==> try-indigo <==
Design pipelineProcessor, start of the top module:
module pipelineProcessor(
	input clk,
	input reset,
	output [31:0]  inst_addr,
	input  [31:0]  instr,
	output [31:0]  data_addr,
	output  [31:0]  data_out,
	output        mem_read,
	output          mem_write,
	input  [31:0]  data_in
	);
	wire [31:0] instr_add_4;
	wire [31:0] aluAddresult;
	wire [31:0] IFIDinstr;
	wire [31:0] jumpMux1;
	wire pcSrc, jump, stall, ifFlush;
	InstructionFetch InstructionFetch (
	  .clk   (clk),
		.reset         (reset        ),
		.inst_addr     (inst_addr    ),
		.aluAddresult  (aluAddresult ),
		.instr_add_4   (instr_add_4  ),
		.pcSrc         (pcSrc        ),
		.hazardStall	(stall ),
		.jump         (jump),
		.jumpMux1     (jumpMux1));
	wire [31:0] IFIDinstr_add_4;
	IFIDPipeReg IFIDPipeReg (
		.reset            (reset           ),
		.instr_add_4      (instr_add_4     ),
		.IFIDinstr_add_4  (IFIDinstr_add_4 ),
		.instr            (instr           ),
		.IFIDinstr        (IFIDinstr       ),
		.ifFlush          (ifFlush         ),
		.stall            (stall           ),
		.clk              (clk             ));
	wire [1:0] aluopID;
	wire regdestID, jumpID, branchID, mem_readID, memtoregID, MemWriteHazard;
	wire alusrcID, RegWriteHazard;
	controlunit controlunit (
		.regdest   (regdestID  ),
		.jump      (jumpID     ),
		.branch    (branchID   ),
		.memread   (mem_readID  ),
		.memtoreg  (memtoregID ),
		.memwrite  (MemWriteHazard ),
		.alusrc    (alusrcID   ),
		.regwrite  (RegWriteHazard ),
		.aluop     (aluopID    ),
		.opcode    (IFIDinstr[31:26]   ));
	wire [31:0] readData1ID;
	wire [31:0] readData2ID;
	wire [31:0] signExtended;
	wire [4:0] writeReg;
	wire [31:0] writeData;
	wire regWrite;
  ...
clock: 5.76 ns
lec_check: 0
cap_margin: 5
core_margin: 2
core_utilization: 70
cts_cluster_size: 34
hold_slack_margin: -0.09
place_density: 0.6
setup_slack_margin: 1.67
slew_margin: 20
run.sh (not shown) runs the stock make flow with config.mk's settings and CLKGATE_MAP_FILE=.
==> try-cedar: changes against try-indigo <==
- CAP_MARGIN: 5 -> 35
- CORE_UTILIZATION: 70 -> 56
- CTS_CLUSTER_DIAMETER: not set -> 230
- CTS_CLUSTER_SIZE: 34 -> not set
- GPL_ROUTABILITY_DRIVEN: not set -> 0
- HOLD_SLACK_MARGIN: -0.09 -> not set
- PLACE_DENSITY: 0.6 -> not set
- PLACE_DENSITY_LB_ADDON: not set -> 0.26
- SETUP_SLACK_MARGIN: 1.67 -> not set
==> flow/constraint.sdc (replaced) <==
create_clock -name core_clock -period 10.8 [get_ports {clk}]
set_input_delay 2.1600 -clock core_clock [delete_from_list [all_inputs] [get_ports {clk}]]
set_output_delay 2.1600 -clock core_clock [all_outputs]
set_load 0.01 [all_outputs]
==> try-nickel: changes against try-indigo <==
- CAP_MARGIN: 5 -> 20
- CORE_UTILIZATION: 70 -> 57
- CTS_CLUSTER_SIZE: 34 -> 100
- HOLD_SLACK_MARGIN: -0.09 -> not set
- SETUP_SLACK_MARGIN: 1.67 -> not set
==> flow/constraint.sdc (replaced) <==
create_clock -name core_clock -period 8.52 [get_ports {clk}]
set_input_delay 1.7040 -clock core_clock [delete_from_list [all_inputs] [get_ports {clk}]]
set_output_delay 1.7040 -clock core_clock [all_outputs]
set_load 0.01 [all_outputs]
==> qor summary <==
| metric | try-nickel | try-cedar | try-indigo |
|---|---|---|---|
| Maximum operating frequency | 0.1307 GHz | 0.1184 GHz | - |
| Crit path capture | InstructionFetch.pc_counter.current[12] | InstructionFetch.pc_counter.current[22] | - |
| Proportion of final cell area spent on non-clock buffers | 0.03639 | 0.03189 | - |
| Sequential cell power | 8.70 mW | 6.84 mW | - |
| Total power | 19.84 mW | 15.55 mW | - |
| Final-report hold violation count | 0 | 0 | - |
| Result of the run | no timing/DRC/antenna violations | no timing/DRC/antenna violations | did not finish |
| Failing step | - | - | global routing |
| Count of standard-cell rows | 126 | 127 | 114 |
| Tool Warnings | 96 | 93 | - |
| Register-to-register setup slack | 0.87 ns | 2.35 ns | - |
| Worst min-delay path startpoint | IDEXPipeReg.memtoregEX | IDEXPipeReg.memtoregEX | - |
| Register Area | 38,070 µm² | 38,070 µm² | - |
| Share of the final layout cell area in multi-input gates | 0.3695 | 0.3708 | - |
| Power in the clock group | 6.39 mW | 5.05 mW | - |
| Top power group | registers | registers | - |
| Diode count | 2 | 1 | - |

========
==> run a: inputs <==
Starting RTL as in the previous note.
export LEC_CHECK = 0
export ABC_AREA = 0
export CAP_MARGIN = 20
export CELL_PAD_IN_SITES_GLOBAL_PLACEMENT = 2
export CORE_ASPECT_RATIO = 0.63
export CORE_MARGIN = 2
export CORE_UTILIZATION = 50
export CTS_CLUSTER_DIAMETER = 384
export CTS_CLUSTER_SIZE = 15
export GPL_ROUTABILITY_DRIVEN = 1
export GPL_TIMING_DRIVEN = 0
export HOLD_SLACK_MARGIN = 0.23
export MAX_ROUTING_LAYER = met4
export MIN_ROUTING_LAYER = met2
export PLACE_DENSITY = 0.82
export SLEW_MARGIN = 30
create_clock -name core_clock -period 5.36 [get_ports {clk}]
==> inputs of run b, as changes to run a <==
CELL_PAD_IN_SITES_GLOBAL_PLACEMENT = default   (was 2)
CORE_ASPECT_RATIO = default   (was 0.63)
CORE_MARGIN = 6   (was 2)
CORE_UTILIZATION = 51   (was 50)
CTS_CLUSTER_DIAMETER = default   (was 384)
CTS_CLUSTER_SIZE = default   (was 15)
GPL_ROUTABILITY_DRIVEN = default   (was 1)
GPL_TIMING_DRIVEN = default   (was 0)
HOLD_SLACK_MARGIN = default   (was 0.23)
MAX_ROUTING_LAYER = default   (was met4)
MIN_ROUTING_LAYER = default   (was met2)
PLACE_DENSITY = 0.75   (was 0.82)
SETUP_SLACK_MARGIN = -0.57   (was default)
SLEW_MARGIN = 20   (was 30)
==> flow/constraint.sdc (replaced) <==
create_clock -name core_clock -period 10.3 [get_ports {clk}]
set_input_delay 2.0600 -clock core_clock [delete_from_list [all_inputs] [get_ports {clk}]]
set_output_delay 2.0600 -clock core_clock [all_outputs]
set_load 0.01 [all_outputs]
==> inputs of run c, as changes to run a <==
ABC_AREA = default   (was 0)
CELL_PAD_IN_SITES_GLOBAL_PLACEMENT = default   (was 2)
CORE_ASPECT_RATIO = default   (was 0.63)
CORE_UTILIZATION = 66   (was 50)
CTS_CLUSTER_DIAMETER = default   (was 384)
CTS_CLUSTER_SIZE = 58   (was 15)
GPL_ROUTABILITY_DRIVEN = default   (was 1)
GPL_TIMING_DRIVEN = 1   (was 0)
HOLD_SLACK_MARGIN = default   (was 0.23)
MAX_ROUTING_LAYER = default   (was met4)
MIN_ROUTING_LAYER = default   (was met2)
PLACE_DENSITY = default   (was 0.82)
PLACE_DENSITY_LB_ADDON = 0.02   (was default)
SLEW_MARGIN = 15   (was 30)
==> flow/constraint.sdc (replaced) <==
create_clock -name core_clock -period 5.4 [get_ports {clk}]
set_input_delay 1.0800 -clock core_clock [delete_from_list [all_inputs] [get_ports {clk}]]
set_output_delay 1.0800 -clock core_clock [all_outputs]
set_load 0.01 [all_outputs]
==> inputs of run d, as changes to run a <==
ABC_AREA = default   (was 0)
CAP_MARGIN = 5   (was 20)
CELL_PAD_IN_SITES_DETAIL_PLACEMENT = 1   (was default)
CELL_PAD_IN_SITES_GLOBAL_PLACEMENT = default   (was 2)
CORE_ASPECT_RATIO = default   (was 0.63)
CORE_MARGIN = 7   (was 2)
CORE_UTILIZATION = 40   (was 50)
CTS_CLUSTER_DIAMETER = default   (was 384)
CTS_CLUSTER_SIZE = 91   (was 15)
GPL_ROUTABILITY_DRIVEN = default   (was 1)
GPL_TIMING_DRIVEN = default   (was 0)
HOLD_SLACK_MARGIN = default   (was 0.23)
MAX_ROUTING_LAYER = default   (was met4)
MIN_ROUTING_LAYER = default   (was met2)
PLACE_DENSITY = default   (was 0.82)
SLEW_MARGIN = 20   (was 30)
==> flow/constraint.sdc (replaced) <==
create_clock -name core_clock -period 9.0 [get_ports {clk}]
set_input_delay 1.8000 -clock core_clock [delete_from_list [all_inputs] [get_ports {clk}]]
set_output_delay 1.8000 -clock core_clock [all_outputs]
set_load 0.01 [all_outputs]
==> flow_summary.ini <==
; physical design summary
[run_status]
status = complete, but fails checks
so_faults = negative setup slack

[clock_tree]
postCtsSetupBuffers = 64
cts.repair.resized = 305

[timing]
worst_slack_ns = -0.871
finalSetupViolCount = 106

[grt]
grt-busiest-layer = met2
use_met3 = 0.173

[floorplanning]
fp.dieArea_um2 = 106000
num_rows = 117
# the run above: run c

==> flow_summary.ini <==
; yosys + openroad results
[run_status]
status = aborted with a tool error
haltStage = global routing
error = [ERROR GRT-0116] Global routing finished with congestion. Check the congestion regions in the DRC Viewer.

[floorplanning]
num_rows = 107
fp.dieArea_um2 = 139000

[clock_tree]
cts.repair.resized = 703

[grt]
use_met3 = 0.863
grt-busiest-layer = met3

[synth]
simple_gate_share = 0.0556
# the run above: run a

==> flow_summary.ini <==
; physical design summary
[clock_tree]
cts.repair.resized = 0
postCtsSetupBuffers = 0

[run_status]
status = finished clean

[grt]
grt-busiest-layer = met2
use_met3 = 0.0459

[power_and_ir_drop]
seq_power_share = 0.432

[floorplanning]
fp.dieArea_um2 = 182000
num_rows = 151

[drt]
vias = 44141

[final_layout]
clkCellAreaFrac = 0.0638

[timing]
worst_slack_ns = 0.959
# the run above: run d

==> flow_summary.ini <==
; physical design summary
[run_status]
status = finished clean

[timing]
finalSetupViolCount = 0
worst_slack_ns = 1.95

[synth]
postSynthSeqShare = 0.560
flop_cell = edfxtp_1

[clock_tree]
postCtsSetupBuffers = 0
cts.repair.resized = 0

[floorplanning]
fp.dieArea_um2 = 142000
num_rows = 133

[grt]
grt-busiest-layer = met2
use_met3 = 0.0752
# the run above: run b


========
==> try-juniper <==
pipelineProcessor again, from the RTL that the note above started with.
## pipelineProcessor
module pipelineProcessor(
	input clk,
	input reset,
	output [31:0]  inst_addr,
	input  [31:0]  instr,
	output [31:0]  data_addr,
	output  [31:0]  data_out,
	output        mem_read,
	output          mem_write,
	input  [31:0]  data_in
	);
==> flow/config.mk <==
export PLATFORM = sky130hd
export DESIGN_NAME = pipelineProcessor
export DESIGN_NICKNAME = pipelineProcessor
export VERILOG_FILES = /design/flow/design.v
export SDC_FILE = /design/flow/constraint.sdc
export NUM_CORES = 4
export LEC_CHECK = 0
export ABC_AREA = 0
export CAP_MARGIN = 20
export CELL_PAD_IN_SITES_GLOBAL_PLACEMENT = 2
export CORE_ASPECT_RATIO = 0.63
export CORE_MARGIN = 2
export CORE_UTILIZATION = 22
export CTS_CLUSTER_DIAMETER = 384
export GPL_ROUTABILITY_DRIVEN = 0
export HOLD_SLACK_MARGIN = 0.23
export MAX_ROUTING_LAYER = met4
export MIN_ROUTING_LAYER = met2
export PLACE_DENSITY = 0.6
export SLEW_MARGIN = 20
==> flow/constraint.sdc <==
create_clock -name core_clock -period 5.36 [get_ports {clk}]
set_input_delay 1.0720 -clock core_clock [delete_from_list [all_inputs] [get_ports {clk}]]
set_output_delay 1.0720 -clock core_clock [all_outputs]
set_load 0.01 [all_outputs]
==> try-amber (differences from try-juniper) <==
Settings changed: ABC_AREA 0 to 1, CAP_MARGIN 20 to 0, CELL_PAD_IN_SITES_DETAIL_PLACEMENT set to 2, CELL_PAD_IN_SITES_GLOBAL_PLACEMENT 2 to 1, CORE_ASPECT_RATIO 0.63 to 1.1, CORE_MARGIN 2 to 7, CORE_UTILIZATION 22 to 58, CTS_CLUSTER_DIAMETER 384 to unset, CTS_CLUSTER_SIZE set to 13, GPL_TIMING_DRIVEN set to 1, HOLD_SLACK_MARGIN 0.23 to 0.13, MAX_ROUTING_LAYER met4 to unset, MIN_ROUTING_LAYER met2 to unset, PLACE_DENSITY 0.6 to unset, SETUP_SLACK_MARGIN set to 2.16.
==> flow/constraint.sdc (replaced) <==
create_clock -name core_clock -period 7.69 [get_ports {clk}]
set_input_delay 1.5380 -clock core_clock [delete_from_list [all_inputs] [get_ports {clk}]]
set_output_delay 1.5380 -clock core_clock [all_outputs]
set_load 0.01 [all_outputs]
==> summary of the runs <==
try-amber ended with an error in 3_5_place_dp. try-juniper finished but fails on setup timing. In try-juniper the die area is higher than in try-amber, by 140%. Against try-juniper, the synthesized cell count of try-amber is higher by about 70%. Of try-juniper and try-amber, try-amber has the higher synthesized area (gap about 4%, measured against try-amber).
==> figures <==
metric                                                               try-juniper                  try-amber
Result of the run                                                failed layout checks  aborted with a tool error
Stage where the flow stopped                                                   -               3_5_place_dp
Violated checks                                                     setup timing                          -
Post-synthesis instance total                                               4544                       7782
Xor and xnor area share after synthesis                                   1.652%                     1.375%
Cell count in the Yosys report                                              4544                       7782
Fraction of the mapped netlist area in compound gates                     7.916%                     23.38%
Standard cell core area                                               306400 µm²                 121100 µm²
Synth Area in Simple Gates                                                5.557%                     11.45%
Sequential fraction of the synthesis area                                 55.98%                     53.80%
Die width                                                               704.2 µm                   346.9 µm
Height of the chip                                                      445.1 µm                   380.2 µm
Top cell area share                                                       46.67%                     44.85%
Synth top cell by count                                sky130_fd_sc_hd__edfxtp_1   sky130_fd_sc_hd__o21ai_0
Multiplexer fraction of the synthesized cell area                         22.84%                    0.3362%
Mean Syn Cell Area                                                     14.95 µm²                  9.086 µm²
Effective utilization at floorplan                                        22.18%                     58.41%
Area of the mapped netlist                                             67950 µm²                  70700 µm²
Total die area                                                        313400 µm²                 131900 µm²
Std-Cell Rows                                                                161                        134
Unique masters post-synth                                                     91                         67
Power is estimated from default activity; no workload was simulated.
